==> inputs of branch raven <==
==> flow/design.v <==
module Cordic #(parameter MODE = 0, STAGES = 8, WIDTH = 16, PHASE_WIDTH = 19)(
input wire                        in_clk,
input wire                        in_rst,
input wire                        in_enable,
input wire    [WIDTH-1:0]         in_x,
input wire    [WIDTH-1:0]         in_y,
input wire    [PHASE_WIDTH-1:0]   in_phase,
output wire                       out_valid,
output wire   [PHASE_WIDTH-1:0]   out_phase,
output wire   [WIDTH-1:0]         out_x,
output wire   [WIDTH-1:0]         out_y
);
localparam	ROTATIONAL = 0, 
			VECTORING  = 1;
wire signed   [WIDTH:0]         xn [STAGES:0];
wire signed   [WIDTH:0]         yn [STAGES:0];
wire signed   [PHASE_WIDTH-1:0]   zn [STAGES:0];
reg signed  [WIDTH:0]         xn_reg [STAGES:0];
reg signed  [WIDTH:0]         yn_reg [STAGES:0];
reg signed  [PHASE_WIDTH-1:0]   zn_reg [STAGES:0];
reg start;
generate
	if(MODE == ROTATIONAL) begin
reg [WIDTH-1:0] temp_x, temp_y;
reg [PHASE_WIDTH-1:0] temp_z;
always @ (posedge in_clk or negedge in_rst) 
begin
 if(!in_rst) begin
	temp_x <= 'b0;
	temp_y <= 'b0;
	temp_z <= 'b0; 
 end else if (start) begin
	temp_x <= in_x;
	temp_y <= in_y;
	temp_z <= in_phase;
	end
end
wire [PHASE_WIDTH-1:0] half_pi = 19'h19220;
wire [PHASE_WIDTH-1:0] z_limit = 19'h1b333;
reg [WIDTH-1:0] adjusted_x, adjusted_y;
reg [PHASE_WIDTH-1:0] adjusted_z;
always @ (*) 
begin
	if(temp_z[PHASE_WIDTH-1] == 1'b0 && temp_z > z_limit) begin
		adjusted_x = ~temp_y + 'b1;
		adjusted_y = temp_x;
		adjusted_z = temp_z - half_pi;
	end 
	else if(temp_z[PHASE_WIDTH-1] == 1'b1 && (~temp_z+19'b1) > z_limit) begin
		adjusted_x = temp_y;
		adjusted_y = ~temp_x + 'b1;
		adjusted_z = temp_z + half_pi;
	end 
	else begin
		adjusted_x = temp_x;
		adjusted_y = temp_y;
		adjusted_z = temp_z;
	end
end
assign xn[0] = {adjusted_x[WIDTH-1], adjusted_x};
assign yn[0] = {adjusted_y[WIDTH-1], adjusted_y};
assign zn[0] = adjusted_z;
end else if(MODE == VECTORING) begin
assign xn[0] = {in_x[WIDTH-1], in_x};
assign yn[0] = {in_y[WIDTH-1], in_y};
assign zn[0] = 'b0;
end
endgenerate
generate 
genvar i;
	if(MODE == ROTATIONAL) begin
for(i=0; i<STAGES; i=i+1) begin
  assign xn[i+1] = (zn_reg[i][PHASE_WIDTH-1] == 1'b0) ? xn_reg[i]-(yn_reg[i]>>>i)   : xn_reg[i]+(yn_reg[i]>>>i);
  assign yn[i+1] = (zn_reg[i][PHASE_WIDTH-1] == 1'b0) ? yn_reg[i]+(xn_reg[i]>>>i)   : yn_reg[i]-(xn_reg[i]>>>i);
  assign zn[i+1] = (zn_reg[i][PHASE_WIDTH-1] == 1'b0) ? zn_reg[i]-arctangent(i) : zn_reg[i]+arctangent(i);
end
end else if(MODE == VECTORING) begin
for(i=0; i<STAGES; i=i+1) begin
  assign xn[i+1] = (yn_reg[i][WIDTH] == 1'b1) ? xn_reg[i]-(yn_reg[i]>>>i)   : xn_reg[i]+(yn_reg[i]>>>i);
  assign yn[i+1] = (yn_reg[i][WIDTH] == 1'b1) ? yn_reg[i]+(xn_reg[i]>>>i)   : yn_reg[i]-(xn_reg[i]>>>i);
  assign zn[i+1] = (yn_reg[i][WIDTH] == 1'b1) ? zn_reg[i]-arctangent(i) : zn_reg[i]+arctangent(i);
end
end
endgenerate
always @ (posedge in_clk or negedge in_rst)
	if(!in_rst)
		start <= 1'b0;
	else
		start <= in_enable;
reg [STAGES+2:0] valid_reg;	
for(i=0; i<=STAGES; i=i+1) begin
  always @ (posedge in_clk or negedge in_rst)
    if(!in_rst)begin
      xn_reg[i] <= 'b0;
      yn_reg[i] <= 'b0;
      zn_reg[i] <= 'b0;    
    end
    else if(valid_reg[i+1]) begin
      xn_reg[i] <= xn[i];
      yn_reg[i] <= yn[i];
      zn_reg[i] <= zn[i];
    end
end
wire signed [15:0] k = 18'h009B7;
wire signed [31:0] scaled_x = xn_reg[STAGES] * k;
wire signed [31:0] scaled_y = yn_reg[STAGES] * k;
assign out_x = scaled_x[27:12];
assign out_y = scaled_y[27:12];
assign out_phase = zn_reg[STAGES];
always@(posedge in_clk or negedge in_rst)
begin
  if(!in_rst)
    valid_reg <= 'b0;
  else
    valid_reg <= {valid_reg[STAGES+1:0], in_enable};
end
assign out_valid = valid_reg[STAGES+2];
function [18:0] arctangent;
  input [3:0] i;
  begin
    case (i)
    0 : arctangent = 19'b000_1100100100001111;  
    1 : arctangent = 19'b000_0111011010110001;  
    2 : arctangent = 19'b000_0011111010110110;  
    3 : arctangent = 19'b000_0001111111010101;  
    4 : arctangent = 19'b000_0000111111111010;  
    5 : arctangent = 19'b000_0000011111111111;  
    6 : arctangent = 19'b000_0000001111111111;  
    7 : arctangent = 19'b000_0000000111111111;  
    8 : arctangent = 19'b000_0000000011111111;  
    9 : arctangent = 19'b000_0000000001111111;  
    10: arctangent = 19'b000_0000000000111111;  
    11: arctangent = 19'b000_0000000000011111;  
    12: arctangent = 19'b000_0000000000001111;  
    13: arctangent = 19'b000_0000000000000111;  
    14: arctangent = 19'b000_0000000000000011;  
    15: arctangent = 19'b000_0000000000000001;  
    default: arctangent = 19'b000_0000000000000000;  
    endcase
  end
endfunction
endmodule
==> flow/run.sh <==
#!/bin/bash
# the make line also repeats each setting of config.mk as NAME=value (left out here)
make -C /OpenROAD-flow-scripts/flow DESIGN_CONFIG=/design/flow/config.mk WORK_HOME=/design/flow/orfs CLKGATE_MAP_FILE= finish
==> flow/config.mk <==
export PLATFORM = sky130hd
export DESIGN_NAME = Cordic
export DESIGN_NICKNAME = Cordic
export VERILOG_FILES = /design/flow/design.v
export SDC_FILE = /design/flow/constraint.sdc
export NUM_CORES = 4
export LEC_CHECK = 0
export ABC_AREA = 1
export CAP_MARGIN = 20
export CORE_ASPECT_RATIO = 0.99
export CORE_MARGIN = 2
export CORE_UTILIZATION = 24
export CTS_CLUSTER_DIAMETER = 292
export GPL_TIMING_DRIVEN = 0
export MAX_ROUTING_LAYER = met5
export PLACE_DENSITY = 0.62
export SETUP_SLACK_MARGIN = 2.14
export SLEW_MARGIN = 20
==> flow/constraint.sdc <==
create_clock -name core_clock -period 12.5 [get_ports {in_clk}]
set_input_delay 2.5000 -clock core_clock [delete_from_list [all_inputs] [get_ports {in_clk}]]
set_output_delay 2.5000 -clock core_clock [all_outputs]
set_load 0.01 [all_outputs]
==> inputs of branch juniper, as changes to branch raven <==
CORE_ASPECT_RATIO = default   (was 0.99)
CORE_UTILIZATION = 40   (was 24)
GPL_TIMING_DRIVEN = default   (was 0)
MAX_ROUTING_LAYER = default   (was met5)
PLACE_DENSITY = default   (was 0.62)
SETUP_SLACK_MARGIN = default   (was 2.14)
==> flow/constraint.sdc (replaced) <==
create_clock -name core_clock -period 9.0 [get_ports {in_clk}]
set_input_delay 1.8000 -clock core_clock [delete_from_list [all_inputs] [get_ports {in_clk}]]
set_output_delay 1.8000 -clock core_clock [all_outputs]
set_load 0.01 [all_outputs]
==> inputs of branch zinc, as changes to branch raven <==
ABC_AREA = default   (was 1)
CORE_ASPECT_RATIO = default   (was 0.99)
CORE_UTILIZATION = 72   (was 24)
CTS_CLUSTER_DIAMETER = default   (was 292)
GPL_TIMING_DRIVEN = default   (was 0)
MAX_ROUTING_LAYER = default   (was met5)
PLACE_DENSITY = 0.37   (was 0.62)
SETUP_SLACK_MARGIN = default   (was 2.14)
==> flow/constraint.sdc (replaced) <==
create_clock -name core_clock -period 8.27 [get_ports {in_clk}]
set_input_delay 1.6540 -clock core_clock [delete_from_list [all_inputs] [get_ports {in_clk}]]
set_output_delay 1.6540 -clock core_clock [all_outputs]
set_load 0.01 [all_outputs]
==> inputs of branch delta, as changes to branch raven <==
ABC_AREA = default   (was 1)
CAP_MARGIN = 5   (was 20)
CELL_PAD_IN_SITES_DETAIL_PLACEMENT = 2   (was default)
CELL_PAD_IN_SITES_GLOBAL_PLACEMENT = 2   (was default)
CORE_ASPECT_RATIO = default   (was 0.99)
CORE_MARGIN = 7   (was 2)
CORE_UTILIZATION = 60   (was 24)
CTS_CLUSTER_DIAMETER = default   (was 292)
GPL_ROUTABILITY_DRIVEN = 0   (was default)
GPL_TIMING_DRIVEN = default   (was 0)
MAX_ROUTING_LAYER = met4   (was met5)
PLACE_DENSITY = default   (was 0.62)
PLACE_DENSITY_LB_ADDON = 0.07   (was default)
SETUP_SLACK_MARGIN = default   (was 2.14)
SLEW_MARGIN = 10   (was 20)
==> flow/constraint.sdc (replaced) <==
create_clock -name core_clock -period 9.0 [get_ports {in_clk}]
set_input_delay 1.8000 -clock core_clock [delete_from_list [all_inputs] [get_ports {in_clk}]]
set_output_delay 1.8000 -clock core_clock [all_outputs]
set_load 0.01 [all_outputs]
==> comparison table <==
item                                                                        branch juniper             branch raven               branch delta           branch zinc
Xor/xnor share of the synthesized area                                               8.01%                    8.01%                      8.95%                 8.95%
Net count entering floorplan                                                          7857                     7857                       6418                  6418
Setup slack at placement                                                           1.76 ns                  4.38 ns                          -             0.0634 ns
Pin count of the biggest net entering global routing                                   165                       82                          -                   158
Adder-cell share of the synthesized area                                             21.9%                    21.9%                      22.5%                 22.5%
Transition time at the pin with the least slew margin                              1.08 ns                  1.07 ns                          -              0.998 ns
Cell variety after synth                                                                55                       55                         82                    82
Startpoint type of the worst setup path                                          flip-flop                flip-flop                          -             flip-flop
Endpoints failing setup                                                                  0                        0                          -                     1
Area growth from synthesis to layout                                                 9.22%                    12.8%                          -                 7.79%
Met1 routing resource usage after global routing                                     27.4%                    15.5%                          -                 41.7%
Layout clock buffers                                                                    94                       75                          -                    85
Syn Std Cell Area                                                               0.0524 mm²               0.0524 mm²                 0.0509 mm²            0.0509 mm²
Via count of the first global-routing pass                                           44200                    46300                          -                 39900
Routed wire length on met3                                                         4530 µm                  3930 µm                          -               4150 µm
Inst Count DP                                                                         8675                     9956                          -                  6449
Multi-input combinational gate total                                                  5293                     5293                          -                  4269
Classification of the worst-slack hold path                                     reg -> reg               reg -> reg                          -            reg -> reg
OpenROAD warning count                                                                  81                       75                          -                    83
Placed wire-length estimate                                                      107000 µm                121000 µm                          -              91600 µm
Number of antenna violations at the first check in global routing                        0                        0                          -                     4
Result of the run                                                  complete, no violations  complete, no violations  aborted with a tool error       failed layout checks
Failing step                                                                             -                        -       3_1_place_gp_skip_io                     -
Violated checks                                                                          -                        -                          -  negative setup slack
Vias per std cell                                                                     5.10                     4.55                          -                  6.13
Fraction of synthesized area in multiplexers                                            0%                       0%                      7.75%                 7.75%
